## fsm
module fsm(
    input [15:0] dataIn,
    input R_I,
    input reset,
    input clk,
    output reg r_o,
    output reg [1:0] err,
    output [31:0] dataOut,
    output ready
    );
Size: ~870 flip-flops, about 55 I/O pins.
make LEC_CHECK=0 CAP_MARGIN=20 CELL_PAD_IN_SITES_DETAIL_PLACEMENT=1 CELL_PAD_IN_SITES_GLOBAL_PLACEMENT=0 CORE_ASPECT_RATIO=0.58 CORE_MARGIN=3 CORE_UTILIZATION=40 GPL_ROUTABILITY_DRIVEN=0 MAX_ROUTING_LAYER=met4 MIN_ROUTING_LAYER=met2 PLACE_DENSITY_LB_ADDON=0.17 SLEW_MARGIN=25 finish   # period 10.0 ns
run.sh (not shown) runs the stock make flow with config.mk's settings and CLKGATE_MAP_FILE=.
The baseline never finished: it broke off in global routing.
==> next run, changes <==
==> flow/config.mk (replaced) <==
export PLATFORM = sky130hd
export DESIGN_NAME = fsm
export DESIGN_NICKNAME = fsm
export VERILOG_FILES = /design/flow/design.v
export SDC_FILE = /design/flow/constraint.sdc
export NUM_CORES = 4
export LEC_CHECK = 0
export CAP_MARGIN = 20
export CORE_MARGIN = 2
export CORE_UTILIZATION = 59
export SLEW_MARGIN = 20
==> flow/constraint.sdc (replaced) <==
create_clock -name core_clock -period 9.17 [get_ports {clk}]
set_input_delay 1.8340 -clock core_clock [delete_from_list [all_inputs] [get_ports {clk}]]
set_output_delay 1.8340 -clock core_clock [all_outputs]
set_load 0.01 [all_outputs]
Result:
- This time the run completed with no timing, DRC or antenna violations
- die size went down by 33%
- synthesized cell count is unchanged
- synthesized area is unchanged
==> next run, changes <==
--- a/flow/config.mk
+++ b/flow/config.mk
@@ -7,5 +7,5 @@
 export LEC_CHECK = 0
 export CAP_MARGIN = 20
-export CORE_MARGIN = 2
-export CORE_UTILIZATION = 59
-export SLEW_MARGIN = 20
+export CORE_MARGIN = 3
+export CORE_UTILIZATION = 40
+export SLEW_MARGIN = 0
==> flow/constraint.sdc (replaced) <==
create_clock -name core_clock -period 10.0 [get_ports {clk}]
set_input_delay 2.0000 -clock core_clock [delete_from_list [all_inputs] [get_ports {clk}]]
set_output_delay 2.0000 -clock core_clock [all_outputs]
set_load 0.01 [all_outputs]
Effect: The changed run finished with timing, DRC and antenna clean. Wire length went up by about 4%. Combinational power decreases by about 9%. Synthesized cell count is unchanged. Clock-buffer cell count fell by 4. Cell area rose by 1.1%.
==> next run, changes <==
--- a/flow/config.mk
+++ b/flow/config.mk
@@ -7,5 +7,6 @@
 export LEC_CHECK = 0
 export CAP_MARGIN = 20
-export CORE_MARGIN = 3
-export CORE_UTILIZATION = 40
-export SLEW_MARGIN = 0
+export CORE_MARGIN = 2
+export CORE_UTILIZATION = 71
+export CTS_CLUSTER_SIZE = 21
+export SLEW_MARGIN = 20
==> flow/constraint.sdc (replaced) <==
create_clock -name core_clock -period 7.11 [get_ports {clk}]
set_input_delay 1.4220 -clock core_clock [delete_from_list [all_inputs] [get_ports {clk}]]
set_output_delay 1.4220 -clock core_clock [all_outputs]
set_load 0.01 [all_outputs]
=> Now the flow produced a layout that fails on setup timing. Synthesized area is unchanged. Final area climbs by 0.63%. Non-clock buffer count went up by 182. Via count climbs by 5.1%. Maximum frequency grows by 18%. Global-route usage climbs by 16 points. First-iteration DRC count came out higher by 27%. Count of clock-buffer cells in the layout decreases by 1.


job 3316:
Starting RTL as in the previous note.
## fsm
module fsm(
    input [15:0] dataIn,
    input R_I,
    input reset,
    input clk,
    output reg r_o,
    output reg [1:0] err,
    output [31:0] dataOut,
    output ready
    );
make LEC_CHECK=0 CAP_MARGIN=20 CELL_PAD_IN_SITES_DETAIL_PLACEMENT=2 CELL_PAD_IN_SITES_GLOBAL_PLACEMENT=1 CORE_MARGIN=6 CORE_UTILIZATION=71 GPL_ROUTABILITY_DRIVEN=0 GPL_TIMING_DRIVEN=1 PLACE_DENSITY_LB_ADDON=0.25 SLEW_MARGIN=10 finish   # period 8.66 ns
Job 3316 got as far as 3_5_place_dp, where a tool error ended the run.
Edits applied to the flow inputs when going from job 3316 to job 3657:
- GPL_TIMING_DRIVEN: 1 -> unset
- SLEW_MARGIN: 10 -> 20
- CORE_UTILIZATION: 71 -> 40
- CORE_MARGIN: 6 -> 2
- PLACE_DENSITY_LB_ADDON: 0.25 -> unset
- CELL_PAD_IN_SITES_GLOBAL_PLACEMENT: 1 -> unset
- CELL_PAD_IN_SITES_DETAIL_PLACEMENT: 2 -> unset
- GPL_ROUTABILITY_DRIVEN: 0 -> unset
- the clock period (ns, I/O delays scaled along): 8.66 -> 9.17
Looking at the reports, job 3657 completed the entire flow and the layout it produced met the timing, DRC and antenna checks. Re post-synth design cell area: no difference whatsoever between job 3657 and job 3316. Job 3657 vs. job 3316: floorplan row count moved up, post-synthesis register bit count level, placeable core region moved up. Any difference in sequential element share of the synthesized area between job 3657 and job 3316 is small enough to ignore. The area fraction in mux cells of job 3657 and that of job 3316 are within noise of each other. Job 3316 -> job 3657: die boundary width increased by more than a quarter. Comparing job 3316 and job 3657, the lower starting utilization of the core area is on job 3657. In job 3657 relative to job 3316, chip footprint had gone up by more than half. Job 3657 ended up with a higher chip height than job 3316 did.
Setup changes, job 3657 to job 9735
- ABC_AREA newly set to 1
- CORE_UTILIZATION changed from 40 to 68
- the clock period (ns, I/O delays scaled along) changed from 9.17 to 13.8
Results
- Job 9735 | status: complete | timing, DRC, antenna: pass
- Gate count after technology mapping in job 9735 vs job 3657: up 1,305
- Final net count went up by more than 10% going from job 3657 to job 9735.
- Delta(signed area change from the synthesized netlist to the final layout, job 9735 - job 3657) < 0
- In job 9735 the total combinational power turned out about 20% lower than in job 3657.
- Compared to job 3657, job 9735 has fraction of area in registers 1.1 points higher.
[inputs] job 7628 vs job 9735
- PLACE_DENSITY_LB_ADDON: unset -> 0.07
- CTS_CLUSTER_SIZE: unset -> 21
- CORE_UTILIZATION: 68 -> 71
- the clock period (ns, I/O delays scaled along): 13.8 -> 6.23
## What came out
Ran to the end and failed final checks on setup timing: job 7628. Cell count: job 7628 higher than job 9735. Going from job 9735 to job 7628, met2 track utilization from global routing climbed 15 points, routability congestion estimate climbed 2.8%. Of job 9735 and job 7628, the run reporting the higher initial antenna violation count was job 7628. Job 7628 vs job 9735 — post-route met1 wirelength climbed slightly. Job 9735 → job 7628: number of detailed-routing iterations run before antenna repair went up by 1; initial core utilization went up by 2.7 points; sequential share of layout area went down by 3.7 points. Compared with job 9735, job 7628 is hungrier on power. Higher shortest period the worst path allows among job 9735 and job 7628: job 9735.
Power figures rest on the tool's default switching activity, not on a simulated workload.
